`run.sh`:
```
#!/bin/bash
# the make line also repeats each setting of config.mk as NAME=value (left out here)
make -C /OpenROAD-flow-scripts/flow DESIGN_CONFIG=/design/flow/config.mk WORK_HOME=/design/flow/orfs CLKGATE_MAP_FILE= finish
```
`config.mk`:
```
export PLATFORM = sky130hd
export DESIGN_NAME = ram_single_port
export DESIGN_NICKNAME = ram_single_port
export VERILOG_FILES = /design/flow/design.v
export SDC_FILE = /design/flow/constraint.sdc
export NUM_CORES = 4
export LEC_CHECK = 0
export CAP_MARGIN = 20
export CORE_MARGIN = 2
export CORE_UTILIZATION = 72
export CTS_CLUSTER_DIAMETER = 29
export CTS_CLUSTER_SIZE = 14
export HOLD_SLACK_MARGIN = 0.28
export PLACE_DENSITY_LB_ADDON = 0.26
export SETUP_SLACK_MARGIN = -0.2
export SLEW_MARGIN = 20
```
`constraint.sdc`:
```
create_clock -name core_clock -period 2.0 [get_ports {clk}]
set_input_delay 0.4000 -clock core_clock [delete_from_list [all_inputs] [get_ports {clk}]]
set_output_delay 0.4000 -clock core_clock [all_outputs]
set_load 0.01 [all_outputs]
```
`design.v`:
```
`timescale 1ns/1ps
module ram_single_port(
    input clk,
    input write_en,
    input reset,
    input [6:0] addr,
    input [7:0] data_in,
    output reg [7:0] data_out    
);
integer i;
reg [7:0] memory [63:0];
reg [7:0] temp;
reg [7:0] op_buff;
always@(posedge clk) 
begin
    if (reset == 1'b1)
    begin
        for (i=0;i<64;i=i+1) 
            memory[i] <= 8'h00;
        temp<=8'h00;
    end
    else
    begin
        if (write_en == 1)
        begin
            temp <= data_in;
            memory[addr[5:0]] <= data_in;
        end
        else
        begin
            temp <= memory[addr[5:0]];
            data_out <= memory[addr[5:0]];
        end
    end  
end
endmodule
```
==> results.sh, run 1 <==
# yosys + openroad results
export IMPL_intPower_uw=24700
export IMPL_use_met2_pct=75.7
export IMPL_groute_layer_met1_usage_pct=61.8
export IMPL_slowest_stage="or4b_1"
export IMPL_grt_overflow=0
export IMPL_syn_area_mm2=0.0243
export IMPL_path_buffers=4
export IMPL_timing_critical_path_from="addr[1]"
export IMPL_reg2reg_to="data_out[6]"
export IMPL_clkPwrFrac_pct=53.6
export IMPL_antenna_found_initial=3
export IMPL_yosys_area_share_aoi_pct=8.60
export IMPL_min_to="memory[53][3]"
export IMPL_fin_skew_ps=23.2
export IMPL_topCombFamilyByArea="simple AND/OR/NAND/NOR gates"
export IMPL_comb_power_uw=2350
export IMPL_drtIter0Drc=3706
export IMPL_wl_per_cell_um=32.9
export IMPL_routed_wl_um=85700
export IMPL_power_per_cell_area_mw_per_mm2=1080
export IMPL_io_pins=26
export IMPL_top_cells_by_area="edfxtp_1, and2_1, a221oi_1"
export IMPL_clkTransAtPathRegs_ps=50
export IMPL_hold_viol=0
export IMPL_area_growth_pct=25.0
export IMPL_grt_max_degree=65
export IMPL_cp_arrival_ps=2630
export IMPL_floorplan_core_util_pct=72.9
export IMPL_coreArea_mm2=0.0334
export IMPL_cp_end_kind="flip-flop"
export IMPL_grt_use_total_pct=49.0
export IMPL_grt_pass1_vias=19000
export IMPL_powerSeq_uw=12800
export IMPL_critPathMaxStageDelay_ps=490
export IMPL_worst_pin_slew_ps=1190
export IMPL_hold_start="data_in[3]"
export IMPL_via_count=19000
export IMPL_crit_family="buffers and inverters"
export IMPL_busiest_layer="met2"
export IMPL_ctsRootBufferMaster="clkbuf_16"
export IMPL_h_tree_depth=3
export IMPL_logic_area_mm2=0.00820
export IMPL_warning_count=30
export IMPL_ys_seq_elements=520
export IMPL_p_leak_uw=0.0113
export IMPL_yosys_warnings=1
export IMPL_yosys_area_mm2=0.0243
export IMPL_synth_edff_count=520
export IMPL_use_met3_pct=15.2
export IMPL_synthArstFlopShare_pct=0
export IMPL_syn_area_per_cell_um2=13.3
export IMPL_setup_viol=245
export IMPL_power_uw=32800
export IMPL_insertion_delay_ps=640
export IMPL_p_comb_share_pct=7.2
export IMPL_peakVddDrop_uv=1260
export IMPL_yosysUniqueCellTypes=60
export IMPL_outcome="complete, but fails checks"
export IMPL_hp_class="in -> reg"
export IMPL_final_util_pct=91.1
export IMPL_io_buffers=24
export IMPL_final_period_utilization_pct=114
export IMPL_die_h_um=188
export IMPL_firstDrtPassIters=9
export IMPL_die_area_mm2=0.0353
export IMPL_seqCellArea_mm2=0.0156
export IMPL_drv_cap=0
export IMPL_slew_headroom_pct=20.3
export IMPL_ff_type="edfxtp_1"
export IMPL_startpoint_type="input pin"
export IMPL_cts_buffers=100
export IMPL_cts_sinks=520
export IMPL_path_common_cell="buf_4"
export IMPL_p_clk_uw=17600
export IMPL_place_congestion=1.04
export IMPL_ys_seq_share_pct=64.2
export IMPL_nFillCells=1129
export IMPL_fin_ws_ps=-273
export IMPL_ff2ff_path_depth=6
export IMPL_setup_worst_path_class="in -> reg"
export IMPL_top_area_share_pct=64.2
export IMPL_ys_sh_simple_pct=19.5
export IMPL_drv_slew=0
export IMPL_critical_path_required_ps=2360
export IMPL_fin_nets=2086
export IMPL_p_switching_uw=8070
export IMPL_crit_chain="buf_4 > buf_12 > buf_4 > mux2i_1 > o32ai_1 > a211oi_1 > buf_4 > o21ai_0 > or4b_1"
export IMPL_switching_share_pct=24.6
export IMPL_ys_cells=1831
export IMPL_die_w_um=188
export IMPL_drc_errors=0
export IMPL_crit_cells=9
export IMPL_cts_tree="done"
export IMPL_rsz0062_at_grt="yes"
export IMPL_viasPerCell=7.29
export IMPL_p_seq_share_pct=39.2
export IMPL_row_count=67
export IMPL_yosys_area_top_type="edfxtp_1"
export IMPL_check_failures="setup timing"
export IMPL_synthCells=1831
export IMPL_postRouteAntennaNets=0
export IMPL_fp_nets=1849
export IMPL_hpwlAfterDp_um=49500
export IMPL_post_synth_top_count_cell="edfxtp_1"
export IMPL_crit_path_max_fanout=17
export IMPL_r2r_start="memory[62][6]"
export IMPL_rrSetupSlack_ps=-250
export IMPL_top_power_group="the clock network"
export IMPL_hold_path_cell_count=2
export IMPL_cts_path_max_buffers=3
export IMPL_common_cells="edfxtp_1, and2_1, clkbuf_1, nor2_1, or2_2"
export IMPL_endpoint="data_out[6]"
export IMPL_period_needed_ps=2270
export IMPL_synthXorXnorAreaFrac_pct=0
export IMPL_grt_first_pass_wirelength_um=124000
export IMPL_max_clock_freq_ghz=0.440
export IMPL_synthMuxAreaShare_pct=4.96
export IMPL_synthAdderAreaFrac_pct=0
-- metal layers --
| metal | wire length [um] | vias to the layer above |
|---|---|---|
| met5 | 13 | - |
| met4 | 7310 | 2 |
| met3 | 13700 | 647 |
| met2 | 38200 | 2111 |
| met1 | 26500 | 8899 |
| li1 | - | 7333 |
-- final cells by class --
type | instances | area share (%)
antenna | 3 | 0.0247
clock buffer | 107 | 8.46
clock inverter | 81 | 3.10
inverter | 5 | 0.0617
multi-input combinational | 1153 | 27.0
sequential | 520 | 51.4
tap | 448 | 1.84
timing repair buffer | 288 | 8.16
-- per-stage QoR --
step	std cells	setup TNS, ps	setup WS [ps]	cell area, um2	hold slack, ps
3_3_place_gp	2416	-388170	-750	26800	809
2_1_floorplan	1831	-104000	-255	24400	686
6_report	2605	-14190	-273	30400	318
5_1_grt	2602	-13820	-301	30400	319
3_5_place_dp	2416	-422720	-774	26800	840
4_1_cts	2603	-3040	-184	30400	296
-- repair_timing --
item                                    4_1_cts  5_1_grt
setup buffers                                 0        0
gates resized                                 3        8
hold buffers                                  0        0
gates cloned                                  0        0
endpoints found under the setup margin        2        6
pin swaps                                     1        2
==> run 2, diff against run 1 <==
ABC_AREA = 0   (was default)
CORE_MARGIN = 5   (was 2)
CORE_UTILIZATION = 40   (was 72)
CTS_CLUSTER_DIAMETER = 358   (was 29)
CTS_CLUSTER_SIZE = default   (was 14)
GPL_TIMING_DRIVEN = 1   (was default)
HOLD_SLACK_MARGIN = default   (was 0.28)
MAX_ROUTING_LAYER = met4   (was default)
PLACE_DENSITY_LB_ADDON = 0.09   (was 0.26)
SETUP_SLACK_MARGIN = default   (was -0.2)
TNS_END_PERCENT = 85   (was default)
clock period = 2.64 ns   (was 2.0 ns; I/O delays follow)
==> results.sh, run 2 <==
# yosys + openroad results
export IMPL_outcome="complete, no violations"
export IMPL_hpwlAfterDp_um=52700
export IMPL_postRouteAntennaNets=0
export IMPL_ys_seq_share_pct=64.2
export IMPL_grt_overflow=0
export IMPL_drtIter0Drc=1419
export IMPL_comb_power_uw=1700
export IMPL_rrSetupSlack_ps=380
export IMPL_yosys_area_share_aoi_pct=8.60
export IMPL_routed_wl_um=77000
export IMPL_die_w_um=257
export IMPL_firstDrtPassIters=5
export IMPL_ff2ff_path_depth=5
export IMPL_synthXorXnorAreaFrac_pct=0
export IMPL_ys_cells=1831
export IMPL_startpoint_type="input pin"
export IMPL_ys_sh_simple_pct=19.5
export IMPL_crit_chain="buf_4 > buf_4 > nor2b_2 > a221oi_1 > buf_4 > o22ai_1 > a22oi_1 > nand4_1"
export IMPL_grt_first_pass_wirelength_um=112000
export IMPL_intPower_uw=14700
export IMPL_post_synth_top_count_cell="edfxtp_1"
export IMPL_final_period_utilization_pct=87.0
export IMPL_synthMuxAreaShare_pct=4.96
export IMPL_peakVddDrop_uv=465
export IMPL_switching_share_pct=23.3
export IMPL_synthAdderAreaFrac_pct=0
export IMPL_cts_path_max_buffers=3
export IMPL_die_h_um=257
export IMPL_p_comb_share_pct=8.9
export IMPL_slew_headroom_pct=35.7
export IMPL_top_power_group="sequential cells"
export IMPL_syn_area_per_cell_um2=13.3
export IMPL_min_to="memory[44][5]"
export IMPL_p_leak_uw=0.0105
export IMPL_cp_arrival_ps=2780
export IMPL_worst_pin_slew_ps=961
export IMPL_p_clk_uw=7810
export IMPL_fin_skew_ps=26.4
export IMPL_critPathMaxStageDelay_ps=750
export IMPL_top_cells_by_area="edfxtp_1, and2_1, a221oi_1"
export IMPL_die_area_mm2=0.0658
export IMPL_grt_max_degree=65
export IMPL_io_pins=26
export IMPL_place_congestion=0.894
export IMPL_ys_seq_elements=520
export IMPL_endpoint="data_out[2]"
export IMPL_yosysUniqueCellTypes=60
export IMPL_n_antenna_cell=0
export IMPL_nFillCells=5319
export IMPL_drc_errors=0
export IMPL_drv_slew=0
export IMPL_max_clock_freq_ghz=0.436
export IMPL_clkTransAtPathRegs_ps=60
export IMPL_yosys_area_mm2=0.0243
export IMPL_fin_ws_ps=344
export IMPL_synthArstFlopShare_pct=0
export IMPL_insertion_delay_ps=630
export IMPL_fp_nets=1849
export IMPL_hold_path_cell_count=2
export IMPL_via_count=15900
export IMPL_crit_path_max_fanout=13
export IMPL_top_area_share_pct=64.2
export IMPL_path_buffers=3
export IMPL_synth_edff_count=520
export IMPL_clkPwrFrac_pct=40.7
export IMPL_timing_critical_path_from="addr[0]"
export IMPL_postCtsSetupBuffers=0
export IMPL_warning_count=27
export IMPL_setup_viol=0
export IMPL_r2r_start="memory[30][3]"
export IMPL_rsz0062_at_grt="no"
export IMPL_coreArea_mm2=0.0602
export IMPL_cp_end_kind="flip-flop"
export IMPL_power_per_cell_area_mw_per_mm2=659
export IMPL_drv_cap=0
export IMPL_p_switching_uw=4470
export IMPL_crit_cells=8
export IMPL_slowest_stage="nor2b_2"
export IMPL_ff_type="edfxtp_1"
export IMPL_cts_tree="done"
export IMPL_cts_sinks=520
export IMPL_wl_per_cell_um=27.0
export IMPL_setup_worst_path_class="in -> reg"
export IMPL_p_seq_share_pct=50.4
export IMPL_ctsRootBufferMaster="clkbuf_16"
export IMPL_grt_pass1_vias=16000
export IMPL_hold_start="data_in[5]"
export IMPL_fin_nets=2047
export IMPL_grt_use_total_pct=23.6
export IMPL_period_needed_ps=2300
export IMPL_row_count=90
export IMPL_area_growth_pct=19.5
export IMPL_path_common_cell="buf_4"
export IMPL_syn_area_mm2=0.0243
export IMPL_hp_class="in -> reg"
export IMPL_powerSeq_uw=9660
export IMPL_cts_resized=0
export IMPL_yosys_warnings=1
export IMPL_hold_viol=0
export IMPL_topCombFamilyByArea="simple AND/OR/NAND/NOR gates"
export IMPL_h_tree_depth=2
export IMPL_critical_path_required_ps=3120
export IMPL_reg2reg_to="data_out[3]"
export IMPL_crit_family="simple AND/OR/NAND/NOR gates"
export IMPL_yosys_area_top_type="edfxtp_1"
export IMPL_io_buffers=24
export IMPL_fin_setup_tns_ps=0
export IMPL_cts_buffers=58
export IMPL_viasPerCell=5.57
export IMPL_synthCells=1831
export IMPL_antenna_found_initial=2
export IMPL_holdBufCountCts=0
export IMPL_common_cells="edfxtp_1, and2_1, clkbuf_1, nor2_1, or2_2"
export IMPL_dp_slack_ps=-235
export IMPL_floorplan_core_util_pct=40.4
==> run 2: metrics by stage <==
step / hold slack [ps] / power [uW] / utilization (%) / area [um2] / cells
2_1_floorplan: 686 / 10600 / - / 24300 / 1831
3_3_place_gp: 804 / 11500 / 45.2 / 27300 / 2751
3_5_place_dp: 813 / 11500 / 45.2 / 27300 / 2751
4_1_cts: 485 / 19300 / 48.3 / 29100 / 2853
5_1_grt: 497 / 19800 / 48.3 / 29100 / 2853
6_report: 513 / 19200 / 48.3 / 29100 / 2853
==> run 2: cell type report <==
type,count,area [um2],area share [%]
sequential,520,15600,53.7
tap,782,978,3.37
clock buffer,70,1560,5.37
timing repair buffer,291,2590,8.90
clock inverter,32,251,0.865
multi-input combinational,1153,8060,27.7
inverter,5,18.8,0.0646
==> run 2: routing by layer <==
layer | GRT usage (%) | wire length (um)
met1 | 33.1 | 34200
met3 | 4.39 | 5510
met4 | 4.89 | 1530
met2 | 36.5 | 35700
met5 | - | 0
==> run 3, diff against run 2 <==
ABC_AREA = 1   (was 0)
CORE_MARGIN = 8   (was 5)
CORE_UTILIZATION = 45   (was 40)
CTS_CLUSTER_DIAMETER = default   (was 358)
GPL_TIMING_DRIVEN = 0   (was 1)
MAX_ROUTING_LAYER = default   (was met4)
PLACE_DENSITY_LB_ADDON = default   (was 0.09)
TNS_END_PERCENT = default   (was 85)
clock period = 5.45 ns   (was 2.64 ns; I/O delays follow)
==> results.sh, run 3 <==
# yosys + openroad results
export IMPL_final_period_utilization_pct=70.5
export IMPL_place_congestion=1.02
export IMPL_fin_skew_ps=18.1
export IMPL_slowest_stage="nor3_2"
export IMPL_holdBufCountCts=0
export IMPL_synthArstFlopShare_pct=0
export IMPL_crit_cells=5
export IMPL_synthMuxAreaShare_pct=0
export IMPL_top_power_group="sequential cells"
export IMPL_r2r_start="memory[28][6]"
export IMPL_outcome="complete, no violations"
export IMPL_slew_headroom_pct=21.1
export IMPL_ys_seq_elements=520
export IMPL_fp_nets=2832
export IMPL_die_w_um=250
export IMPL_setup_viol=0
export IMPL_crit_family="simple AND/OR/NAND/NOR gates"
export IMPL_intPower_uw=6880
export IMPL_via_count=19700
export IMPL_p_comb_share_pct=9.5
export IMPL_row_count=85
export IMPL_rrSetupSlack_ps=3590
export IMPL_clkPwrFrac_pct=39.8
export IMPL_cp_arrival_ps=4110
export IMPL_drc_errors=0
export IMPL_drtIter0Drc=2553
export IMPL_min_to="data_out[3]"
export IMPL_area_growth_pct=11.4
export IMPL_synthXorXnorAreaFrac_pct=0
export IMPL_syn_area_mm2=0.0246
export IMPL_die_area_mm2=0.0624
export IMPL_p_clk_uw=3660
export IMPL_instances_no_fill=3628
export IMPL_rsz0062_at_grt="no"
export IMPL_yosys_warnings=1
export IMPL_postCtsSetupBuffers=0
export IMPL_cts_resized=0
export IMPL_antenna_found_initial=2
export IMPL_yosys_area_mm2=0.0246
export IMPL_crit_path_max_fanout=10
export IMPL_top_area_share_pct=63.4
export IMPL_p_seq_share_pct=50.7
export IMPL_grt_pass1_vias=18700
export IMPL_wl_per_cell_um=22.5
export IMPL_reg2reg_to="data_out[6]"
export IMPL_critical_path_required_ps=5720
export IMPL_syn_area_per_cell_um2=8.75
export IMPL_p_switching_uw=2320
export IMPL_worst_pin_slew_ps=1180
export IMPL_hp_class="reg -> reg"
export IMPL_fin_setup_tns_ps=0
export IMPL_ctsRootBufferMaster="clkbuf_16"
export IMPL_ys_cells=2814
export IMPL_synthCells=2814
export IMPL_yosys_area_top_type="edfxtp_1"
export IMPL_timing_critical_path_from="write_en"
export IMPL_ys_seq_share_pct=63.4
export IMPL_critPathMaxStageDelay_ps=1030
export IMPL_postRouteAntennaNets=0
export IMPL_topCombFamilyByArea="simple AND/OR/NAND/NOR gates"
export IMPL_insertion_delay_ps=620
export IMPL_path_common_cell="nand2_1"
export IMPL_ff_type="edfxtp_1"
export IMPL_hold_viol=0
export IMPL_die_h_um=250
export IMPL_cts_sinks=520
export IMPL_ff2ff_path_depth=7
export IMPL_comb_power_uw=875
export IMPL_top_cells_by_area="edfxtp_1, nand2_1, nor2_1"
export IMPL_io_buffers=18
export IMPL_cts_tree="done"
export IMPL_common_cells="nand2_1, nor2_1, edfxtp_1, clkbuf_1, nand2_2"
export IMPL_grt_use_total_pct=25.6
export IMPL_dp_cells=3530
export IMPL_setup_worst_path_class="in -> reg"
export IMPL_yosys_area_share_aoi_pct=0.295
export IMPL_hold_start="memory[40][3]"
export IMPL_final_area_mm2=0.0274
export IMPL_cp_end_kind="flip-flop"
export IMPL_drv_slew=0
export IMPL_warning_count=27
export IMPL_peakVddDrop_uv=251
export IMPL_post_synth_top_count_cell="nand2_1"
export IMPL_ys_sh_simple_pct=33.0
export IMPL_grt_max_degree=14
export IMPL_path_buffers=1
export IMPL_drv_cap=0
export IMPL_startpoint_type="input pin"
export IMPL_powerSeq_uw=4660
export IMPL_yosysUniqueCellTypes=22
export IMPL_firstDrtPassIters=8
export IMPL_fin_nets=2910
export IMPL_viasPerCell=5.43
export IMPL_h_tree_depth=2
export IMPL_placed_area_mm2=0.0257
export IMPL_power_per_cell_area_mw_per_mm2=336
export IMPL_hold_path_cell_count=10
export IMPL_routed_wl_um=81500
export IMPL_cts_path_max_buffers=3
export IMPL_period_needed_ps=3840
export IMPL_coreArea_mm2=0.0539
export IMPL_grt_first_pass_wirelength_um=119000
export IMPL_io_pins=26
export IMPL_synthAdderAreaFrac_pct=0
export IMPL_cts_buffers=56
export IMPL_switching_share_pct=25.2
export IMPL_floorplan_core_util_pct=45.6
export IMPL_p_leak_uw=0.0120
export IMPL_endpoint="memory[0][2]"
export IMPL_synth_edff_count=520
export IMPL_hpwlAfterDp_um=58300
export IMPL_grt_overflow=0
export IMPL_max_clock_freq_ghz=0.260
export IMPL_crit_chain="clkdlybuf4s50_1 > nand2_2 > nor3_2 > nand2_1 > nand2_1"
export IMPL_clkTransAtPathRegs_ps=60
## run 3: per-layer routing
layer / up-vias / GRT usage [%] / routed length (um)
li1: 9078 / - / -
met1: 9361 / 34.0 / 32500
met2: 1034 / 40.4 / 36500
met3: 223 / 6.05 / 8860
met4: 2 / 10.3 / 3610
met5: - / 0 / 13
## run 3: layout make-up
type | instances | area, um2
antenna | 5 | 12.5
fill | 5045 | 26500
sequential | 520 | 15600
timing repair buffer | 20 | 210
clock inverter | 24 | 225
clock buffer | 69 | 1470
inverter | 31 | 116
multi-input combinational | 2099 | 8200
tap | 696 | 871
buffer | 164 | 686
## run 3: metrics by stage
stage	util [%]	hold WS, ps	worst slack, ps	power (uW)
finish	50.8	968	1610	9200
global route	50.8	980	1730	9450
CTS	50.8	928	1780	9180
detailed placement	47.7	918	1150	5590
global placement	47.6	917	929	5580
floorplan	-	691	2750	5230
==> run 4, diff against run 3 <==
ABC_AREA = 0   (was 1)
CAP_MARGIN = 25   (was 20)
CELL_PAD_IN_SITES_DETAIL_PLACEMENT = 0   (was default)
CELL_PAD_IN_SITES_GLOBAL_PLACEMENT = 2   (was default)
CORE_ASPECT_RATIO = 1.66   (was default)
CORE_MARGIN = 2   (was 8)
CORE_UTILIZATION = 41   (was 45)
CTS_CLUSTER_DIAMETER = 39   (was default)
CTS_CLUSTER_SIZE = 34   (was default)
GPL_ROUTABILITY_DRIVEN = 1   (was default)
HOLD_SLACK_MARGIN = 0.29   (was default)
MAX_ROUTING_LAYER = met5   (was default)
MIN_ROUTING_LAYER = met1   (was default)
PLACE_DENSITY_LB_ADDON = 0.21   (was default)
SLEW_MARGIN = 10   (was 20)
TNS_END_PERCENT = 55   (was default)
clock period = 6.47 ns   (was 5.45 ns; I/O delays follow)
==> results.sh, run 4 <==
# yosys + openroad results
export IMPL_cp_end_kind="flip-flop"
export IMPL_syn_area_per_cell_um2=13.3
export IMPL_hpwlAfterDp_um=72600
export IMPL_drv_slew=0
export IMPL_comb_power_uw=715
export IMPL_startpoint_type="input pin"
export IMPL_powerSeq_uw=3940
export IMPL_whs_ps=826
export IMPL_postRouteAntennaNets=0
export IMPL_drv_cap=0
export IMPL_yosysUniqueCellTypes=60
export IMPL_synth_edff_count=520
export IMPL_clkPwrFrac_pct=42.8
export IMPL_path_buffers=4
export IMPL_p_comb_share_pct=8.8
export IMPL_firstDrtPassIters=5
export IMPL_row_count=115
export IMPL_fin_nets=1932
export IMPL_ctsRootBufferMaster="clkbuf_16"
export IMPL_floorplan_core_util_pct=41.2
export IMPL_cp_arrival_ps=5780
export IMPL_h_tree_depth=2
export IMPL_drc_errors=0
export IMPL_crit_chain="clkdlybuf4s50_1 > buf_4 > nor2_2 > buf_2 > buf_2 > nand2_1 > nor2_1 > or2_2"
export IMPL_insertion_delay_ps=610
export IMPL_die_w_um=193
export IMPL_ys_cells=1831
export IMPL_antenna_found_initial=8
export IMPL_crit_path_max_fanout=10
export IMPL_hold_viol=0
export IMPL_hold_path_cell_count=3
export IMPL_area_growth_pct=13.2
export IMPL_slowest_stage="nor2_1"
export IMPL_setup_viol=0
export IMPL_top_cells_by_area="edfxtp_1, and2_1, a221oi_1"
export IMPL_slew_headroom_pct=15.7
export IMPL_ys_seq_share_pct=64.2
export IMPL_clkTransAtPathRegs_ps=70
export IMPL_switching_share_pct=26.1
export IMPL_common_cells="edfxtp_1, and2_1, clkbuf_1, nor2_1, or2_2"
export IMPL_rrSetupSlack_ps=4200
export IMPL_synthAdderAreaFrac_pct=0
export IMPL_ys_seq_elements=520
export IMPL_viasPerCell=6.16
export IMPL_wl_per_cell_um=37.0
export IMPL_p_clk_uw=3480
export IMPL_crit_cells=8
export IMPL_final_period_utilization_pct=84.9
export IMPL_io_buffers=15
export IMPL_drtIter0Drc=1950
export IMPL_critPathMaxStageDelay_ps=820
export IMPL_p_leak_uw=0.00951
export IMPL_grt_overflow=0
export IMPL_logic_area_mm2=0.00804
export IMPL_syn_area_mm2=0.0243
export IMPL_synthCells=1831
export IMPL_yosys_area_mm2=0.0243
export IMPL_final_util_pct=46.7
export IMPL_n_antenna_cell=0
export IMPL_seqCellArea_mm2=0.0156
export IMPL_power_per_cell_area_mw_per_mm2=295
export IMPL_critical_path_required_ps=6760
export IMPL_yosys_area_share_aoi_pct=8.60
export IMPL_p_switching_uw=2120
export IMPL_path_common_cell="buf_2"
export IMPL_yosys_area_top_type="edfxtp_1"
export IMPL_peakVddDrop_uv=206
export IMPL_routed_wl_um=101000
export IMPL_coreArea_mm2=0.0590
export IMPL_yosys_warnings=1
export IMPL_min_to="data_out[4]"
export IMPL_grt_pass1_vias=16900
export IMPL_warning_count=27
export IMPL_worst_pin_slew_ps=1260
export IMPL_grt_first_pass_wirelength_um=136000
export IMPL_cts_sinks=520
export IMPL_grt_max_degree=18
export IMPL_rsz0062_at_grt="no"
export IMPL_grt_use_total_pct=33.1
export IMPL_fp_nets=1849
export IMPL_cts_resized=0
export IMPL_timing_critical_path_from="addr[1]"
export IMPL_io_pins=26
export IMPL_top_area_share_pct=64.2
export IMPL_ff_type="edfxtp_1"
export IMPL_place_congestion=1.01
export IMPL_postCtsSetupBuffers=0
export IMPL_setup_worst_path_class="in -> reg"
export IMPL_period_needed_ps=5490
export IMPL_post_synth_top_count_cell="edfxtp_1"
export IMPL_synthXorXnorAreaFrac_pct=0
export IMPL_hold_start="memory[29][4]"
export IMPL_cts_tree="done"
export IMPL_top_power_group="sequential cells"
export IMPL_ys_sh_simple_pct=19.5
export IMPL_fin_skew_ps=12.4
export IMPL_synthMuxAreaShare_pct=4.96
export IMPL_ff2ff_path_depth=5
export IMPL_topCombFamilyByArea="simple AND/OR/NAND/NOR gates"
export IMPL_holdBufCountCts=0
export IMPL_fin_setup_tns_ps=0
export IMPL_nFillCells=5339
export IMPL_outcome="complete, no violations"
export IMPL_intPower_uw=6010
export IMPL_hp_class="reg -> reg"
export IMPL_p_seq_share_pct=48.4
export IMPL_max_clock_freq_ghz=0.182
export IMPL_crit_family="simple AND/OR/NAND/NOR gates"
export IMPL_endpoint="memory[36][3]"
export IMPL_synthArstFlopShare_pct=0
export IMPL_die_area_mm2=0.0613
export IMPL_die_h_um=318
export IMPL_cts_buffers=55
export IMPL_reg2reg_to="data_out[7]"
export IMPL_r2r_start="memory[19][7]"
export IMPL_cts_path_max_buffers=3
export IMPL_via_count=16800
run 4: through the flow:
| stage | setup slack, ps | instance area (um2) | std cells | total power [uW] |
|---|---|---|---|---|
| 2_1_floorplan | 3260 | 24300 | 1831 | 4320 |
| 3_3_place_gp | 52.6 | 25400 | 2606 | 4690 |
| 3_5_place_dp | 499 | 25600 | 2617 | 4710 |
| 4_1_cts | 1140 | 27500 | 2720 | 8110 |
| 5_1_grt | 1080 | 27500 | 2720 | 8260 |
| 6_report | 977 | 27500 | 2720 | 8140 |
run 4: per-layer routing:
metal  GRT usage (%)  up-vias  share of wire [%]
met5               0        -              0.034
met4            23.1        4                8.7
met3            5.54      305                7.0
met2            55.5      912                 49
met1            38.0     8573                 35
li1                -     6969                  -
run 4: cell type report:
cell class                      instances  area share, %
Multi-Input combinational cell       1153           29.2
Sequential cell                       520           56.7
Buffer                                153           2.37
Clock buffer                           60           5.22
Inverter                                5         0.0681
Tap cell                              760           3.45
Clock inverter                         43           1.92
Timing Repair Buffer                   26           1.08
==> run 5, diff against run 4 <==
ABC_AREA = default   (was 0)
CAP_MARGIN = 20   (was 25)
CELL_PAD_IN_SITES_DETAIL_PLACEMENT = default   (was 0)
CELL_PAD_IN_SITES_GLOBAL_PLACEMENT = default   (was 2)
CORE_ASPECT_RATIO = default   (was 1.66)
CORE_UTILIZATION = 70   (was 41)
CTS_CLUSTER_DIAMETER = 232   (was 39)
CTS_CLUSTER_SIZE = default   (was 34)
GPL_ROUTABILITY_DRIVEN = default   (was 1)
GPL_TIMING_DRIVEN = default   (was 0)
HOLD_SLACK_MARGIN = default   (was 0.29)
MAX_ROUTING_LAYER = default   (was met5)
MIN_ROUTING_LAYER = default   (was met1)
PLACE_DENSITY_LB_ADDON = default   (was 0.21)
SETUP_SLACK_MARGIN = 0.82   (was default)
SLEW_MARGIN = 20   (was 10)
TNS_END_PERCENT = default   (was 55)
clock period = 3.38 ns   (was 6.47 ns; I/O delays follow)
==> results.sh, run 5 <==
# yosys + openroad results
export IMPL_top_area_share_pct=64.2
export IMPL_synthMuxAreaShare_pct=4.96
export IMPL_viasPerCell=6.73
export IMPL_hold_start="addr[1]"
export IMPL_place_congestion=0.968
export IMPL_fp_nets=1849
export IMPL_crit_cells=6
export IMPL_postRouteAntennaNets=0
export IMPL_ys_cells=1831
export IMPL_p_seq_share_pct=51.0
export IMPL_startpoint_type="input pin"
export IMPL_yosys_warnings=1
export IMPL_clkTransAtPathRegs_ps=60
export IMPL_peakVddDrop_uv=532
export IMPL_firstDrtPassIters=6
export IMPL_setup_viol=0
export IMPL_synthXorXnorAreaFrac_pct=0
export IMPL_crit_family="AND-OR/OR-AND gates"
export IMPL_synth_edff_count=520
export IMPL_cts_tree="done"
export IMPL_area_growth_pct=13.9
export IMPL_drv_slew=0
export IMPL_switching_share_pct=22.3
export IMPL_setup_worst_path_class="in -> reg"
export IMPL_cts_path_max_buffers=3
export IMPL_grt_max_degree=65
export IMPL_cts_buffers=51
export IMPL_intPower_uw=11500
export IMPL_p_leak_uw=0.00995
export IMPL_ff_type="edfxtp_1"
export IMPL_slew_headroom_pct=43.8
export IMPL_clkPwrFrac_pct=41.1
export IMPL_ff2ff_path_depth=5
export IMPL_ys_seq_share_pct=64.2
export IMPL_syn_area_mm2=0.0243
export IMPL_timing_critical_path_from="addr[5]"
export IMPL_floorplan_core_util_pct=70.8
export IMPL_common_cells="edfxtp_1, and2_1, clkbuf_1, nor2_1, or2_2"
export IMPL_whs_ps=782
export IMPL_ctsRootBufferMaster="clkbuf_16"
export IMPL_power_per_cell_area_mw_per_mm2=533
export IMPL_final_period_utilization_pct=76.4
export IMPL_die_w_um=190
export IMPL_drv_cap=0
export IMPL_min_to="data_out[2]"
export IMPL_antenna_found_initial=1
export IMPL_outcome="complete, no violations"
export IMPL_fin_setup_tns_ps=0
export IMPL_worst_pin_slew_ps=842
export IMPL_post_synth_top_count_cell="edfxtp_1"
export IMPL_hp_class="in -> reg"
export IMPL_grt_first_pass_wirelength_um=99400
export IMPL_yosys_area_share_aoi_pct=8.60
export IMPL_synthAdderAreaFrac_pct=0
export IMPL_fin_skew_ps=24.7
export IMPL_yosysUniqueCellTypes=60
export IMPL_via_count=16200
export IMPL_comb_power_uw=1170
export IMPL_dp_slack_ps=97.2
export IMPL_holdBufCountCts=0
export IMPL_rsz0062_at_grt="no"
export IMPL_p_clk_uw=6070
export IMPL_row_count=68
export IMPL_die_h_um=190
export IMPL_r2r_start="memory[63][3]"
export IMPL_ys_seq_elements=520
export IMPL_insertion_delay_ps=610
export IMPL_top_power_group="sequential cells"
export IMPL_topCombFamilyByArea="simple AND/OR/NAND/NOR gates"
export IMPL_reg2reg_to="data_out[3]"
export IMPL_p_switching_uw=3290
export IMPL_critPathMaxStageDelay_ps=660
export IMPL_cp_arrival_ps=2890
export IMPL_io_pins=26
export IMPL_hold_viol=0
export IMPL_rrSetupSlack_ps=1040
export IMPL_p_comb_share_pct=7.9
export IMPL_yosys_area_mm2=0.0243
export IMPL_die_area_mm2=0.0362
export IMPL_max_clock_freq_ghz=0.387
export IMPL_cp_end_kind="flip-flop"
export IMPL_slowest_stage="clkdlybuf4s50_1"
export IMPL_power_uw=14800
export IMPL_grt_use_total_pct=38.0
export IMPL_io_buffers=24
export IMPL_grt_overflow=0
export IMPL_coreArea_mm2=0.0344
export IMPL_h_tree_depth=2
export IMPL_synthCells=1831
export IMPL_period_needed_ps=2580
export IMPL_fin_nets=1934
export IMPL_critical_path_required_ps=3690
export IMPL_syn_area_per_cell_um2=13.3
export IMPL_crit_path_max_fanout=13
export IMPL_routed_wl_um=66900
export IMPL_grt_pass1_vias=16100
export IMPL_path_buffers=2
export IMPL_crit_chain="clkdlybuf4s50_1 > or3b_4 > buf_4 > o221ai_1 > a222oi_1 > o2111ai_1"
export IMPL_wl_per_cell_um=27.7
export IMPL_drtIter0Drc=2080
export IMPL_ys_sh_simple_pct=19.5
export IMPL_hpwlAfterDp_um=44100
export IMPL_drc_errors=0
export IMPL_powerSeq_uw=7540
export IMPL_yosys_area_top_type="edfxtp_1"
export IMPL_cts_sinks=520
export IMPL_hold_path_cell_count=4
export IMPL_top_cells_by_area="edfxtp_1, and2_1, a221oi_1"
export IMPL_warning_count=30
export IMPL_fin_ws_ps=798
export IMPL_synthArstFlopShare_pct=0
export IMPL_endpoint="data_out[4]"
run 5: per-layer routing:
metal	vias up	track usage [%]	wire length [um]
li1	6947	-	-
met1	7997	51.2	24400
met2	1072	60.1	31600
met3	233	7.14	7370
met4	0	19.1	3630
met5	-	0	0
run 5: stage by stage:
step / area, um2 / cells / util (%)
3_3_place_gp: 25800 / 2311 / 75.1
5_1_grt: 27700 / 2413 / 80.6
3_5_place_dp: 25800 / 2311 / 75.1
4_1_cts: 27600 / 2405 / 80.4
2_1_floorplan: 24300 / 1831 / -
6_report: 27700 / 2413 / 80.6
run 5: cell type report:
cell class                 count  area, um2
multi-input combinational   1153       8090
timing repair buffer         185       1630
sequential                   520      15600
antenna                        1       2.50
clock inverter                32        443
fill                        1975       6670
tap                          455        569
clock buffer                  62       1340
inverter                       5       18.8
run 5: what timing repair did:
action,4_1_cts,5_1_grt
pin swaps,0,2
resized,3,6
setup endpoints to repair,24,90
setup buffers,0,7
hold endpoints to repair,0,0
==> run 6, diff against run 5 <==
ABC_AREA = 0   (was default)
CELL_PAD_IN_SITES_DETAIL_PLACEMENT = 0   (was default)
CORE_UTILIZATION = 15   (was 70)
CTS_CLUSTER_DIAMETER = default   (was 232)
MAX_ROUTING_LAYER = met5   (was default)
MIN_ROUTING_LAYER = met1   (was default)
PLACE_DENSITY = 0.46   (was default)
SETUP_SLACK_MARGIN = default   (was 0.82)
SLEW_MARGIN = 30   (was 20)
TNS_END_PERCENT = 70   (was default)
clock period = 3.44 ns   (was 3.38 ns; I/O delays follow)
==> results.sh, run 6 <==
# yosys + openroad results
export IMPL_outcome="complete, no violations"
export IMPL_cp_end_kind="flip-flop"
export IMPL_hpwlAfterDp_um=54100
export IMPL_p_clk_uw=6200
export IMPL_die_w_um=407
export IMPL_ys_seq_share_pct=64.2
export IMPL_setup_worst_path_class="in -> reg"
export IMPL_path_buffers=2
export IMPL_antenna_found_initial=5
export IMPL_grt_pass1_vias=15400
export IMPL_grt_first_pass_wirelength_um=116000
export IMPL_cp_arrival_ps=3210
export IMPL_synth_edff_count=520
export IMPL_hold_start="addr[1]"
export IMPL_reg2reg_to="data_out[6]"
export IMPL_intPower_uw=11300
export IMPL_rsz0062_at_grt="no"
export IMPL_crit_chain="buf_6 > clkinv_1 > nor3b_1 > nand2_1 > nor2_1 > or2_2"
export IMPL_slew_headroom_pct=35.2
export IMPL_cts_path_max_buffers=3
export IMPL_clkPwrFrac_pct=41.8
export IMPL_comb_power_uw=1210
export IMPL_synthAdderAreaFrac_pct=0
export IMPL_dp_slack_ps=-51.5
export IMPL_hold_viol=0
export IMPL_h_tree_depth=2
export IMPL_yosys_area_top_type="edfxtp_1"
export IMPL_crit_cells=6
export IMPL_row_count=147
export IMPL_startpoint_type="input pin"
export IMPL_endpoint="memory[60][6]"
export IMPL_p_switching_uw=3500
export IMPL_power_uw=14800
export IMPL_insertion_delay_ps=620
export IMPL_crit_family="simple AND/OR/NAND/NOR gates"
export IMPL_io_buffers=24
export IMPL_die_h_um=407
export IMPL_topCombFamilyByArea="simple AND/OR/NAND/NOR gates"
export IMPL_peakVddDrop_uv=354
export IMPL_p_seq_share_pct=50.0
export IMPL_postCtsSetupBuffers=0
export IMPL_final_period_utilization_pct=84.4
export IMPL_grt_use_total_pct=9.66
export IMPL_hold_path_cell_count=4
export IMPL_rrSetupSlack_ps=1160
export IMPL_routed_wl_um=80900
export IMPL_area_growth_pct=22.8
export IMPL_dp_cells=4019
export IMPL_ff_type="edfxtp_1"
export IMPL_fin_skew_ps=15.1
export IMPL_place_congestion=0.806
export IMPL_yosys_area_share_aoi_pct=8.60
export IMPL_ys_seq_elements=520
export IMPL_synthArstFlopShare_pct=0
export IMPL_setup_viol=0
export IMPL_synthMuxAreaShare_pct=4.96
export IMPL_fp_nets=1849
export IMPL_max_clock_freq_ghz=0.345
export IMPL_ctsRootBufferMaster="clkbuf_16"
export IMPL_ys_sh_simple_pct=19.5
export IMPL_cts_sinks=520
export IMPL_top_area_share_pct=64.2
export IMPL_min_to="data_out[5]"
export IMPL_fin_nets=1936
export IMPL_slowest_stage="nor3b_1"
export IMPL_yosys_warnings=1
export IMPL_yosys_area_mm2=0.0243
export IMPL_fin_ws_ps=538
export IMPL_timing_critical_path_from="addr[2]"
export IMPL_grt_overflow=0
export IMPL_syn_area_per_cell_um2=13.3
export IMPL_ff2ff_path_depth=5
export IMPL_critPathMaxStageDelay_ps=530
export IMPL_switching_share_pct=23.6
export IMPL_fin_setup_tns_ps=0
export IMPL_postRouteAntennaNets=0
export IMPL_top_cells_by_area="edfxtp_1, and2_1, a221oi_1"
export IMPL_syn_area_mm2=0.0243
export IMPL_wl_per_cell_um=19.6
export IMPL_drtIter0Drc=1434
export IMPL_coreArea_mm2=0.161
export IMPL_crit_path_max_fanout=23
export IMPL_worst_pin_slew_ps=971
export IMPL_cts_resized=0
export IMPL_clkTransAtPathRegs_ps=60
export IMPL_ys_cells=1831
export IMPL_holdBufCountCts=0
export IMPL_powerSeq_uw=7410
export IMPL_synthXorXnorAreaFrac_pct=0
export IMPL_power_per_cell_area_mw_per_mm2=496
export IMPL_hp_class="in -> reg"
export IMPL_r2r_start="memory[46][6]"
export IMPL_drv_slew=0
export IMPL_top_power_group="sequential cells"
export IMPL_synthCells=1831
export IMPL_yosysUniqueCellTypes=60
export IMPL_via_count=15300
export IMPL_drc_errors=0
export IMPL_post_synth_top_count_cell="edfxtp_1"
export IMPL_critical_path_required_ps=3740
export IMPL_cts_buffers=57
export IMPL_die_area_mm2=0.165
export IMPL_grt_max_degree=65
export IMPL_p_leak_uw=0.00998
export IMPL_floorplan_core_util_pct=15.1
export IMPL_cts_tree="done"
export IMPL_viasPerCell=3.72
export IMPL_warning_count=27
export IMPL_common_cells="edfxtp_1, and2_1, clkbuf_1, nor2_1, or2_2"
export IMPL_io_pins=26
export IMPL_p_comb_share_pct=8.2
export IMPL_period_needed_ps=2900
export IMPL_drv_cap=0
export IMPL_firstDrtPassIters=5
export IMPL_instances_no_fill=4122
-- run 6: through the flow --
step                      hold slack, ps  utilization, %  cell area, um2
after detailed placement             762            17.4           28100
after global routing                 734            18.6           29900
after global placement               753            17.4           28000
final                                713            18.6           29900
after CTS                            684            18.6           29900
after floorplan                      686               -           24300
-- run 6: layer usage --
| layer | global-route usage, % | wire, um | up-vias |
|---|---|---|---|
| met5 | 0 | 20 | - |
| met4 | 1.99 | 1480 | 4 |
| met3 | 1.83 | 4230 | 94 |
| met2 | 15.6 | 37700 | 383 |
| met1 | 13.4 | 37400 | 7889 |
| li1 | - | - | 6964 |
-- run 6: area by class of cell --
type | count | area (um2)
Antenna cell | 2 | 5.00
Sequential cell | 520 | 15600
Fill cell | 17500 | 131000
Clock inverter | 31 | 343
Multi-Input combinational cell | 1153 | 8070
Tap cell | 2160 | 2700
Inverter | 5 | 18.8
Timing Repair Buffer | 181 | 1650
Clock buffer | 70 | 1480
==> run 7, diff against run 6 <==
ABC_AREA = 1   (was 0)
CELL_PAD_IN_SITES_DETAIL_PLACEMENT = default   (was 0)
CORE_MARGIN = 5   (was 2)
CORE_UTILIZATION = 40   (was 15)
CTS_CLUSTER_DIAMETER = 358   (was default)
GPL_TIMING_DRIVEN = 1   (was default)
MAX_ROUTING_LAYER = default   (was met5)
MIN_ROUTING_LAYER = default   (was met1)
PLACE_DENSITY = default   (was 0.46)
SLEW_MARGIN = 20   (was 30)
TNS_END_PERCENT = 45   (was 70)
clock period = 2.64 ns   (was 3.44 ns; I/O delays follow)
==> results.sh, run 7 <==
# yosys + openroad results
export IMPL_p_seq_share_pct=49.9
export IMPL_synthAdderAreaFrac_pct=0
export IMPL_coreArea_mm2=0.0614
export IMPL_comb_power_uw=1730
export IMPL_floorplan_core_util_pct=40.1
export IMPL_fin_ws_ps=490
export IMPL_max_clock_freq_ghz=0.465
export IMPL_topCombFamilyByArea="simple AND/OR/NAND/NOR gates"
export IMPL_yosys_area_share_aoi_pct=0.295
export IMPL_reg2reg_to="data_out[6]"
export IMPL_hp_class="in -> reg"
export IMPL_p_clk_uw=7950
export IMPL_warning_count=27
export IMPL_peakVddDrop_uv=452
export IMPL_die_h_um=258
export IMPL_yosysUniqueCellTypes=22
export IMPL_grt_max_degree=92
export IMPL_grt_use_total_pct=19.9
export IMPL_h_tree_depth=2
export IMPL_fp_nets=2832
export IMPL_holdBufCountCts=0
export IMPL_synthMuxAreaShare_pct=0
export IMPL_ff_type="edfxtp_1"
export IMPL_crit_family="buffers and inverters"
export IMPL_drv_slew=0
export IMPL_hold_viol=0
export IMPL_cts_resized=0
export IMPL_wl_per_cell_um=17.9
export IMPL_synthCells=2814
export IMPL_post_synth_top_count_cell="nand2_1"
export IMPL_final_period_utilization_pct=81.4
export IMPL_fin_skew_ps=19.0
export IMPL_p_leak_uw=0.0127
export IMPL_p_comb_share_pct=9.0
export IMPL_ys_seq_elements=520
export IMPL_routed_wl_um=67000
export IMPL_drc_errors=0
export IMPL_setup_viol=0
export IMPL_whs_ps=709
export IMPL_hold_path_cell_count=7
export IMPL_top_cells_by_area="edfxtp_1, nand2_1, nor2_1"
export IMPL_period_needed_ps=2150
export IMPL_timing_critical_path_from="data_out[5]"
export IMPL_antenna_found_initial=1
export IMPL_setup_worst_path_class="reg -> out"
export IMPL_synthXorXnorAreaFrac_pct=0
export IMPL_switching_share_pct=23.7
export IMPL_firstDrtPassIters=5
export IMPL_die_area_mm2=0.0666
export IMPL_syn_area_mm2=0.0246
export IMPL_r2r_start="memory[16][6]"
export IMPL_clkTransAtPathRegs_ps=70
export IMPL_io_pins=26
export IMPL_path_buffers=1
export IMPL_synthArstFlopShare_pct=0
export IMPL_yosys_area_top_type="edfxtp_1"
export IMPL_power_uw=19300
export IMPL_startpoint_type="flip-flop"
export IMPL_ff2ff_path_depth=7
export IMPL_row_count=91
export IMPL_common_cells="nand2_1, nor2_1, edfxtp_1, clkbuf_1, nand2_2"
export IMPL_syn_area_per_cell_um2=8.75
export IMPL_crit_chain="clkdlybuf4s50_1"
export IMPL_cts_path_max_buffers=3
export IMPL_worst_pin_slew_ps=663
export IMPL_ys_cells=2814
export IMPL_endpoint="data_out[5]"
export IMPL_postCtsSetupBuffers=0
export IMPL_outcome="complete, no violations"
export IMPL_grt_overflow=0
export IMPL_cts_tree="done"
export IMPL_postRouteAntennaNets=0
export IMPL_drtIter0Drc=1739
export IMPL_drv_cap=0
export IMPL_crit_path_max_fanout=1
export IMPL_viasPerCell=5.02
export IMPL_io_buffers=24
export IMPL_cts_sinks=520
export IMPL_clkPwrFrac_pct=41.2
export IMPL_powerSeq_uw=9620
export IMPL_slew_headroom_pct=55.8
export IMPL_insertion_delay_ps=620
export IMPL_top_power_group="sequential cells"
export IMPL_fin_setup_tns_ps=0
export IMPL_cp_end_kind="output port"
export IMPL_hpwlAfterDp_um=41800
export IMPL_ctsRootBufferMaster="clkbuf_16"
export IMPL_area_growth_pct=16.6
export IMPL_cp_arrival_ps=1620
export IMPL_place_congestion=0.831
export IMPL_via_count=18800
export IMPL_intPower_uw=14700
export IMPL_min_to="data_out[1]"
export IMPL_grt_pass1_vias=18500
export IMPL_p_switching_uw=4570
export IMPL_hold_start="addr[2]"
export IMPL_slowest_stage="clkdlybuf4s50_1"
export IMPL_yosys_warnings=1
export IMPL_crit_cells=1
export IMPL_synth_edff_count=520
export IMPL_grt_first_pass_wirelength_um=104000
export IMPL_cts_buffers=56
export IMPL_critPathMaxStageDelay_ps=570
export IMPL_rsz0062_at_grt="no"
export IMPL_ys_sh_simple_pct=33.0
export IMPL_yosys_area_mm2=0.0246
export IMPL_critical_path_required_ps=2110
export IMPL_power_per_cell_area_mw_per_mm2=673
export IMPL_rrSetupSlack_ps=820
export IMPL_ys_seq_share_pct=63.4
export IMPL_die_w_um=258
export IMPL_fin_nets=2926
export IMPL_top_area_share_pct=63.4
export IMPL_dp_slack_ps=70.4
## run 7: final cells by class
class	count	area (um2)
Antenna cell	1	2.50
Clock buffer	68	1470
Clock inverter	36	384
Fill cell	5796	32700
Inverter	31	123
Multi-Input combinational cell	2099	8200
Sequential cell	520	15600
Tap cell	790	988
Timing Repair Buffer	200	1910
## run 7: per-stage QoR
stage          utilization (%)  cell area, um2  instances
4_1_cts                   46.7           28700       3744
2_1_floorplan                -           24600       2814
3_5_place_dp              43.7           26800       3640
5_1_grt                   46.8           28700       3745
3_3_place_gp              43.7           26800       3640
6_report                  46.8           28700       3745
## run 7: metal layers
| metal | share of wire, % | routed length (um) | track usage (%) | vias to the layer above |
|---|---|---|---|---|
| met3 | 6.8 | 4580 | 3.05 | 109 |
| li1 | - | - | - | 9092 |
| met4 | 2.6 | 1720 | 5.61 | 0 |
| met1 | 42 | 28300 | 27.0 | 8987 |
| met2 | 48 | 32400 | 33.7 | 610 |
| met5 | 0 | 0 | 0 | - |
==> run 8, diff against run 7 <==
ABC_AREA = default   (was 1)
CORE_MARGIN = 2   (was 5)
CORE_UTILIZATION = 45   (was 40)
CTS_CLUSTER_DIAMETER = default   (was 358)
GPL_TIMING_DRIVEN = default   (was 1)
TNS_END_PERCENT = default   (was 45)
clock period = 5.26 ns   (was 2.64 ns; I/O delays follow)
==> results.sh, run 8 <==
# yosys + openroad results
export IMPL_outcome="complete, no violations"
export IMPL_powerSeq_uw=4840
export IMPL_period_needed_ps=3500
export IMPL_topCombFamilyByArea="simple AND/OR/NAND/NOR gates"
export IMPL_top_cells_by_area="edfxtp_1, and2_1, a221oi_1"
export IMPL_crit_chain="buf_6 > and2_1 > buf_4 > nand2_1 > nor2_1 > or2_2"
export IMPL_postCtsSetupBuffers=0
export IMPL_synth_edff_count=520
export IMPL_fin_nets=1830
export IMPL_ys_sh_simple_pct=19.5
export IMPL_setup_worst_path_class="in -> reg"
export IMPL_setup_viol=0
export IMPL_grt_max_degree=65
export IMPL_p_seq_share_pct=50.5
export IMPL_viasPerCell=6.00
export IMPL_final_period_utilization_pct=66.5
export IMPL_cts_resized=0
export IMPL_io_buffers=24
export IMPL_die_h_um=236
export IMPL_endpoint="memory[19][0]"
export IMPL_grt_pass1_vias=15200
export IMPL_floorplan_core_util_pct=45.4
export IMPL_hold_viol=0
export IMPL_warning_count=27
export IMPL_power_per_cell_area_mw_per_mm2=355
export IMPL_synthXorXnorAreaFrac_pct=0
export IMPL_grt_first_pass_wirelength_um=103000
export IMPL_ctsRootBufferMaster="clkbuf_16"
export IMPL_fin_skew_ps=23.8
export IMPL_synthAdderAreaFrac_pct=0
export IMPL_r2r_start="memory[49][1]"
export IMPL_h_tree_depth=2
export IMPL_ff2ff_path_depth=5
export IMPL_via_count=15300
export IMPL_p_leak_uw=0.00936
export IMPL_yosys_warnings=1
export IMPL_coreArea_mm2=0.0536
export IMPL_placed_area_mm2=0.0251
export IMPL_crit_cells=6
export IMPL_cp_end_kind="flip-flop"
export IMPL_insertion_delay_ps=620
export IMPL_cts_sinks=520
export IMPL_yosysUniqueCellTypes=60
export IMPL_ff_type="edfxtp_1"
export IMPL_common_cells="edfxtp_1, and2_1, clkbuf_1, nor2_1, or2_2"
export IMPL_startpoint_type="input pin"
export IMPL_die_w_um=236
export IMPL_drv_slew=0
export IMPL_slowest_stage="nor2_1"
export IMPL_antenna_found_initial=3
export IMPL_yosys_area_mm2=0.0243
export IMPL_intPower_uw=7360
export IMPL_ys_cells=1831
export IMPL_hold_start="memory[29][4]"
export IMPL_synthMuxAreaShare_pct=4.96
export IMPL_slew_headroom_pct=31.8
export IMPL_drtIter0Drc=1629
export IMPL_p_clk_uw=4050
export IMPL_synthArstFlopShare_pct=0
export IMPL_routed_wl_um=70300
export IMPL_hold_path_cell_count=3
export IMPL_drc_errors=0
export IMPL_syn_area_mm2=0.0243
export IMPL_io_pins=26
export IMPL_postRouteAntennaNets=0
export IMPL_clkPwrFrac_pct=42.2
export IMPL_wl_per_cell_um=27.5
export IMPL_drv_cap=0
export IMPL_max_clock_freq_ghz=0.286
export IMPL_area_growth_pct=11.1
export IMPL_p_switching_uw=2230
export IMPL_fin_setup_tns_ps=0
export IMPL_comb_power_uw=702
export IMPL_top_power_group="sequential cells"
export IMPL_place_congestion=0.909
export IMPL_hpwlAfterDp_um=44000
export IMPL_post_synth_top_count_cell="edfxtp_1"
export IMPL_firstDrtPassIters=5
export IMPL_ys_seq_elements=520
export IMPL_die_area_mm2=0.0559
export IMPL_final_area_mm2=0.0270
export IMPL_reg2reg_to="data_out[1]"
export IMPL_syn_area_per_cell_um2=13.3
export IMPL_path_buffers=2
export IMPL_hp_class="reg -> reg"
export IMPL_fp_nets=1849
export IMPL_worst_pin_slew_ps=1020
export IMPL_timing_critical_path_from="addr[1]"
export IMPL_cts_tree="done"
export IMPL_top_area_share_pct=64.2
export IMPL_row_count=85
export IMPL_synthCells=1831
export IMPL_nFillCells=4553
export IMPL_p_comb_share_pct=7.3
export IMPL_cts_path_max_buffers=3
export IMPL_peakVddDrop_uv=231
export IMPL_whs_ps=829
export IMPL_final_util_pct=50.4
export IMPL_switching_share_pct=23.3
export IMPL_clkTransAtPathRegs_ps=60
export IMPL_grt_overflow=0
export IMPL_yosys_area_top_type="edfxtp_1"
export IMPL_critical_path_required_ps=5560
export IMPL_yosys_area_share_aoi_pct=8.60
export IMPL_min_to="data_out[4]"
export IMPL_cts_buffers=57
export IMPL_crit_family="simple AND/OR/NAND/NOR gates"
export IMPL_holdBufCountCts=0
export IMPL_ys_seq_share_pct=64.2
export IMPL_rrSetupSlack_ps=3000
export IMPL_critPathMaxStageDelay_ps=660
export IMPL_grt_use_total_pct=25.2
export IMPL_rsz0062_at_grt="no"
export IMPL_crit_path_max_fanout=54
export IMPL_cp_arrival_ps=3800
## run 8: area by class of cell
| class | count | area (um2) | area share, % |
|---|---|---|---|
| Multi-Input combinational cell | 1153 | 8060 | 29.8 |
| Timing Repair Buffer | 75 | 587 | 2.17 |
| Tap cell | 696 | 871 | 3.22 |
| Clock inverter | 38 | 403 | 1.49 |
| Clock buffer | 68 | 1470 | 5.43 |
| Inverter | 5 | 18.8 | 0.0695 |
| Antenna cell | 1 | 2.50 | 0.00926 |
| Sequential cell | 520 | 15600 | 57.8 |
## run 8: routing by layer
metal  share of wire (%)  vias up  wire length (um)  track usage (%)
met3                 7.3      120              5160             4.29
met2                  47      620             33100             40.8
met4                 2.8        6              1960             6.90
met5               0.054        -                38                0
li1                    -     6749                 -                -
met1                  43     7853             30000             35.4
## run 8: through the flow
step	total power [uW]	instances	setup slack, ps
final	9600	2556	1760
after global routing	9850	2555	1660
after CTS	9630	2555	1820
after detailed placement	5620	2449	1170
after global placement	5610	2449	1210
after floorplan	5320	1831	2300
==> run 9, diff against run 8 <==
CAP_MARGIN = 15   (was 20)
CORE_UTILIZATION = 70   (was 45)
CTS_CLUSTER_DIAMETER = 232   (was default)
SETUP_SLACK_MARGIN = 0.48   (was default)
clock period = 2.09 ns   (was 5.26 ns; I/O delays follow)
==> results.sh, run 9 <==
# yosys + openroad results
export IMPL_ys_sh_simple_pct=19.5
export IMPL_fin_setup_tns_ps=-182
export IMPL_grt_use_total_pct=44.2
export IMPL_floorplan_core_util_pct=70.8
export IMPL_min_to="data_out[5]"
export IMPL_drtIter0Drc=2683
export IMPL_viasPerCell=6.96
export IMPL_synthMuxAreaShare_pct=4.96
export IMPL_cts_tree="done"
export IMPL_yosys_warnings=1
export IMPL_period_needed_ps=2170
export IMPL_intPower_uw=17800
export IMPL_grt_pass1_vias=17500
export IMPL_critPathMaxStageDelay_ps=490
export IMPL_p_clk_uw=8710
export IMPL_grt_overflow=0
export IMPL_comb_power_uw=2490
export IMPL_place_congestion=0.955
export IMPL_power_per_cell_area_mw_per_mm2=775
export IMPL_io_buffers=24
export IMPL_fin_skew_ps=20.2
export IMPL_common_cells="edfxtp_1, and2_1, clkbuf_1, nor2_1, or2_2"
export IMPL_peakVddDrop_uv=953
export IMPL_firstDrtPassIters=6
export IMPL_cts_sinks=520
export IMPL_ff_type="edfxtp_1"
export IMPL_power_uw=23500
export IMPL_area_growth_pct=24.4
export IMPL_max_clock_freq_ghz=0.461
export IMPL_synthCells=1831
export IMPL_critical_path_required_ps=2430
export IMPL_clkPwrFrac_pct=37.1
export IMPL_synthXorXnorAreaFrac_pct=0
export IMPL_p_switching_uw=5700
export IMPL_hold_path_cell_count=3
export IMPL_powerSeq_uw=12300
export IMPL_drc_errors=0
export IMPL_endpoint="data_out[6]"
export IMPL_synthArstFlopShare_pct=0
export IMPL_timing_critical_path_from="memory[45][6]"
export IMPL_top_cells_by_area="edfxtp_1, and2_1, a221oi_1"
export IMPL_grt_first_pass_wirelength_um=114000
export IMPL_final_period_utilization_pct=104
export IMPL_yosys_area_mm2=0.0243
export IMPL_startpoint_type="flip-flop"
export IMPL_rsz0062_at_grt="yes"
export IMPL_ys_cells=1831
export IMPL_io_pins=26
export IMPL_insertion_delay_ps=610
export IMPL_rrSetupSlack_ps=-80
export IMPL_synth_edff_count=520
export IMPL_ys_seq_share_pct=64.2
export IMPL_syn_area_per_cell_um2=13.3
export IMPL_worst_pin_slew_ps=827
export IMPL_reg2reg_to="data_out[6]"
export IMPL_topCombFamilyByArea="simple AND/OR/NAND/NOR gates"
export IMPL_drv_cap=0
export IMPL_crit_cells=5
export IMPL_drv_slew=0
export IMPL_hold_start="reset"
export IMPL_switching_share_pct=24.3
export IMPL_hold_viol=0
export IMPL_p_comb_share_pct=10.6
export IMPL_yosys_area_top_type="edfxtp_1"
export IMPL_check_failures="setup timing"
export IMPL_cts_path_max_buffers=3
export IMPL_syn_area_mm2=0.0243
export IMPL_coreArea_mm2=0.0344
export IMPL_row_count=68
export IMPL_die_h_um=190
export IMPL_routed_wl_um=78200
export IMPL_setup_worst_path_class="reg -> reg"
export IMPL_antenna_found_initial=0
export IMPL_placed_area_mm2=0.0277
export IMPL_outcome="complete, but fails checks"
export IMPL_yosys_area_share_aoi_pct=8.60
export IMPL_final_area_mm2=0.0303
export IMPL_hpwlAfterDp_um=49200
export IMPL_cp_end_kind="flip-flop"
export IMPL_cp_arrival_ps=2510
export IMPL_fp_nets=1849
export IMPL_cts_buffers=51
export IMPL_yosysUniqueCellTypes=60
export IMPL_fin_ws_ps=-81.0
export IMPL_crit_path_max_fanout=1
export IMPL_clkTransAtPathRegs_ps=70
export IMPL_ctsRootBufferMaster="clkbuf_16"
export IMPL_ys_seq_elements=520
export IMPL_die_w_um=190
export IMPL_whs_ps=452
export IMPL_warning_count=32
export IMPL_wl_per_cell_um=30.7
export IMPL_p_seq_share_pct=52.3
export IMPL_top_area_share_pct=64.2
export IMPL_r2r_start="memory[45][6]"
export IMPL_grt_max_degree=65
export IMPL_ff2ff_path_depth=5
export IMPL_crit_family="multiplexers"
export IMPL_p_leak_uw=0.0110
export IMPL_postRouteAntennaNets=0
export IMPL_slew_headroom_pct=44.9
export IMPL_fin_nets=2070
export IMPL_final_util_pct=88.0
export IMPL_nFillCells=1481
export IMPL_setup_viol=3
export IMPL_h_tree_depth=2
export IMPL_via_count=17700
export IMPL_slowest_stage="mux4_2"
export IMPL_path_buffers=0
export IMPL_top_power_group="sequential cells"
export IMPL_post_synth_top_count_cell="edfxtp_1"
export IMPL_synthAdderAreaFrac_pct=0
export IMPL_hp_class="in -> reg"
export IMPL_die_area_mm2=0.0362
export IMPL_crit_chain="mux4_2 > mux2_4 > nand2_4 > o2111ai_2 > or4b_1"
## run 9: what timing repair did
action                                   CTS  global route
hold buffers                               0             0
pin swaps                                 48            53
gates resized                            168            28
cloned                                     5             0
endpoints found under the setup margin  1040           540
setup buffers                             25             2
## run 9: cell type report
cell class / count / area (um2) / area share, %
flip-flops and latches: 520 / 15600 / 51.6
inverters: 5 / 31.3 / 0.103
multi-input cells: 1154 / 9320 / 30.8
repair buffers: 320 / 3180 / 10.5
clock buffers: 61 / 1360 / 4.48
diodes: 1 / 2.50 / 0.00827
clock inverters: 31 / 176 / 0.583
well taps: 455 / 569 / 1.88
## run 9: per-layer routing
layer | vias up | global-route usage [%] | part of all wire [%] | routed length (um)
met5 | - | 0 | 0 | 0
met4 | 0 | 22.6 | 6.3 | 4890
met3 | 324 | 8.32 | 12 | 9730
met2 | 1427 | 70.6 | 47 | 36900
met1 | 8726 | 58.6 | 34 | 26700
li1 | 7252 | - | - | -
## run 9: through the flow
stage                     cells  setup slack, ps
after global routing       2546            -76.8
after global placement     2422             -811
after CTS                  2544            -9.42
after detailed placement   2422             -827
final                      2547            -81.0
after floorplan            1831            -27.0
==> run 10, diff against run 9 <==
CAP_MARGIN = 0   (was 15)
CORE_MARGIN = 8   (was 2)
CORE_UTILIZATION = 45   (was 70)
CTS_CLUSTER_DIAMETER = default   (was 232)
GPL_TIMING_DRIVEN = 0   (was default)
SETUP_SLACK_MARGIN = default   (was 0.48)
clock period = 5.0 ns   (was 2.09 ns; I/O delays follow)
==> results.sh, run 10 <==
# yosys + openroad results
export IMPL_path_buffers=4
export IMPL_outcome="complete, but fails checks"
export IMPL_switching_share_pct=25.1
export IMPL_ff_type="edfxtp_1"
export IMPL_setup_worst_path_class="in -> reg"
export IMPL_nFillCells=4760
export IMPL_coreArea_mm2=0.0536
export IMPL_drv_slew=0
export IMPL_crit_chain="clkdlybuf4s50_1 > nor2b_1 > clkbuf_1 > clkbuf_2 > buf_2 > nand2_1 > nor2_1 > or2_2"
export IMPL_placed_area_mm2=0.0253
export IMPL_via_count=17200
export IMPL_warning_count=28
export IMPL_final_util_pct=50.4
export IMPL_drc_errors=0
export IMPL_die_area_mm2=0.0617
export IMPL_top_power_group="sequential cells"
export IMPL_check_failures="setup timing"
export IMPL_max_clock_freq_ghz=0.189
export IMPL_hpwlAfterDp_um=64800
export IMPL_antenna_found_initial=7
export IMPL_power_uw=9960
export IMPL_wl_per_cell_um=36.1
export IMPL_p_switching_uw=2500
export IMPL_fp_nets=1849
export IMPL_ctsRootBufferMaster="clkbuf_16"
export IMPL_viasPerCell=6.51
export IMPL_floorplan_core_util_pct=45.4
export IMPL_post_synth_top_count_cell="edfxtp_1"
export IMPL_synthAdderAreaFrac_pct=0
export IMPL_hp_class="reg -> reg"
export IMPL_cts_path_max_buffers=3
export IMPL_common_cells="edfxtp_1, and2_1, clkbuf_1, nor2_1, or2_2"
export IMPL_intPower_uw=7460
export IMPL_critical_path_required_ps=5290
export IMPL_final_area_mm2=0.0270
export IMPL_area_growth_pct=11.1
export IMPL_grt_use_total_pct=30.0
export IMPL_postCtsSetupBuffers=0
export IMPL_syn_area_per_cell_um2=13.3
export IMPL_startpoint_type="input pin"
export IMPL_ys_seq_share_pct=64.2
export IMPL_grt_pass1_vias=16600
export IMPL_cts_buffers=54
export IMPL_routed_wl_um=95300
export IMPL_slew_headroom_pct=15.3
export IMPL_grt_max_degree=14
export IMPL_endpoint="memory[49][2]"
export IMPL_crit_path_max_fanout=10
export IMPL_syn_area_mm2=0.0243
export IMPL_io_pins=26
export IMPL_firstDrtPassIters=7
export IMPL_holdBufCountCts=0
export IMPL_ff2ff_path_depth=5
export IMPL_crit_cells=8
export IMPL_top_cells_by_area="edfxtp_1, and2_1, a221oi_1"
export IMPL_p_leak_uw=0.00931
export IMPL_setup_viol=96
export IMPL_p_clk_uw=3950
export IMPL_synthXorXnorAreaFrac_pct=0
export IMPL_p_comb_share_pct=9.1
export IMPL_row_count=85
export IMPL_synthArstFlopShare_pct=0
export IMPL_p_seq_share_pct=51.2
export IMPL_powerSeq_uw=5100
export IMPL_cts_sinks=520
export IMPL_reg2reg_to="data_out[7]"
export IMPL_ys_seq_elements=520
export IMPL_final_period_utilization_pct=106
export IMPL_rsz0062_at_grt="yes"
export IMPL_timing_critical_path_from="addr[1]"
export IMPL_topCombFamilyByArea="simple AND/OR/NAND/NOR gates"
export IMPL_postRouteAntennaNets=0
export IMPL_fin_skew_ps=27.1
export IMPL_comb_power_uw=910
export IMPL_drtIter0Drc=2655
export IMPL_hold_path_cell_count=4
export IMPL_synth_edff_count=520
export IMPL_fin_nets=1920
export IMPL_ys_sh_simple_pct=19.5
export IMPL_die_h_um=248
export IMPL_synthCells=1831
export IMPL_die_w_um=248
export IMPL_synthMuxAreaShare_pct=4.96
export IMPL_h_tree_depth=2
export IMPL_drv_cap=0
export IMPL_clkTransAtPathRegs_ps=70
export IMPL_power_per_cell_area_mw_per_mm2=369
export IMPL_fin_ws_ps=-288
export IMPL_cp_arrival_ps=5580
export IMPL_min_to="data_out[7]"
export IMPL_insertion_delay_ps=630
export IMPL_yosysUniqueCellTypes=60
export IMPL_critPathMaxStageDelay_ps=860
export IMPL_place_congestion=1.03
export IMPL_yosys_area_mm2=0.0243
export IMPL_yosys_area_share_aoi_pct=8.60
export IMPL_yosys_area_top_type="edfxtp_1"
export IMPL_period_needed_ps=5290
export IMPL_rrSetupSlack_ps=2630
export IMPL_io_buffers=15
export IMPL_grt_first_pass_wirelength_um=130000
export IMPL_top_area_share_pct=64.2
export IMPL_ys_cells=1831
export IMPL_yosys_warnings=1
export IMPL_clkPwrFrac_pct=39.7
export IMPL_hold_start="memory[43][7]"
export IMPL_cp_end_kind="flip-flop"
export IMPL_slowest_stage="nor2_1"
export IMPL_cts_tree="done"
export IMPL_peakVddDrop_uv=290
export IMPL_hold_viol=0
export IMPL_crit_family="buffers and inverters"
export IMPL_worst_pin_slew_ps=1270
export IMPL_r2r_start="memory[22][7]"
export IMPL_grt_overflow=0
==> run 10: metrics by stage <==
stage                     hold WS, ps  cells  worst slack, ps  TNS, ps
after floorplan                   686   1831             2090        0
after global placement            848   2542             -919  -177170
after detailed placement          853   2542            -1010  -192390
after CTS                         862   2640             18.1        0
after global routing              937   2640             -143    -5500
final                             884   2642             -288   -13910
==> run 10: cell type report <==
cell class / instances / area (um2) / share of cell area, %
buffer: 153 / 654 / 2.42
clock buffer: 66 / 1420 / 5.25
tap: 696 / 871 / 3.22
timing repair buffer: 15 / 150 / 0.556
sequential: 520 / 15600 / 57.8
multi-input combinational: 1153 / 8040 / 29.8
antenna: 2 / 5.00 / 0.0185
clock inverter: 32 / 245 / 0.908
inverter: 5 / 18.8 / 0.0695
==> run 10: timing repair <==
item | 4_1_cts | 5_1_grt
gates resized | 1 | 0
setup endpoints to repair | 99 | 64
cloned | 0 | 0
==> run 10: per-layer routing <==
| layer | global-route usage (%) | up-vias | part of all wire, % |
|---|---|---|---|
| met5 | 0 | - | 0.024 |
| met4 | 17.5 | 4 | 7.2 |
| met3 | 9.17 | 326 | 13 |
| met2 | 44.2 | 1293 | 43 |
| met1 | 38.8 | 8628 | 37 |
| li1 | - | 6937 | - |
No activity file was given, so power comes from the tool's default toggle rates.
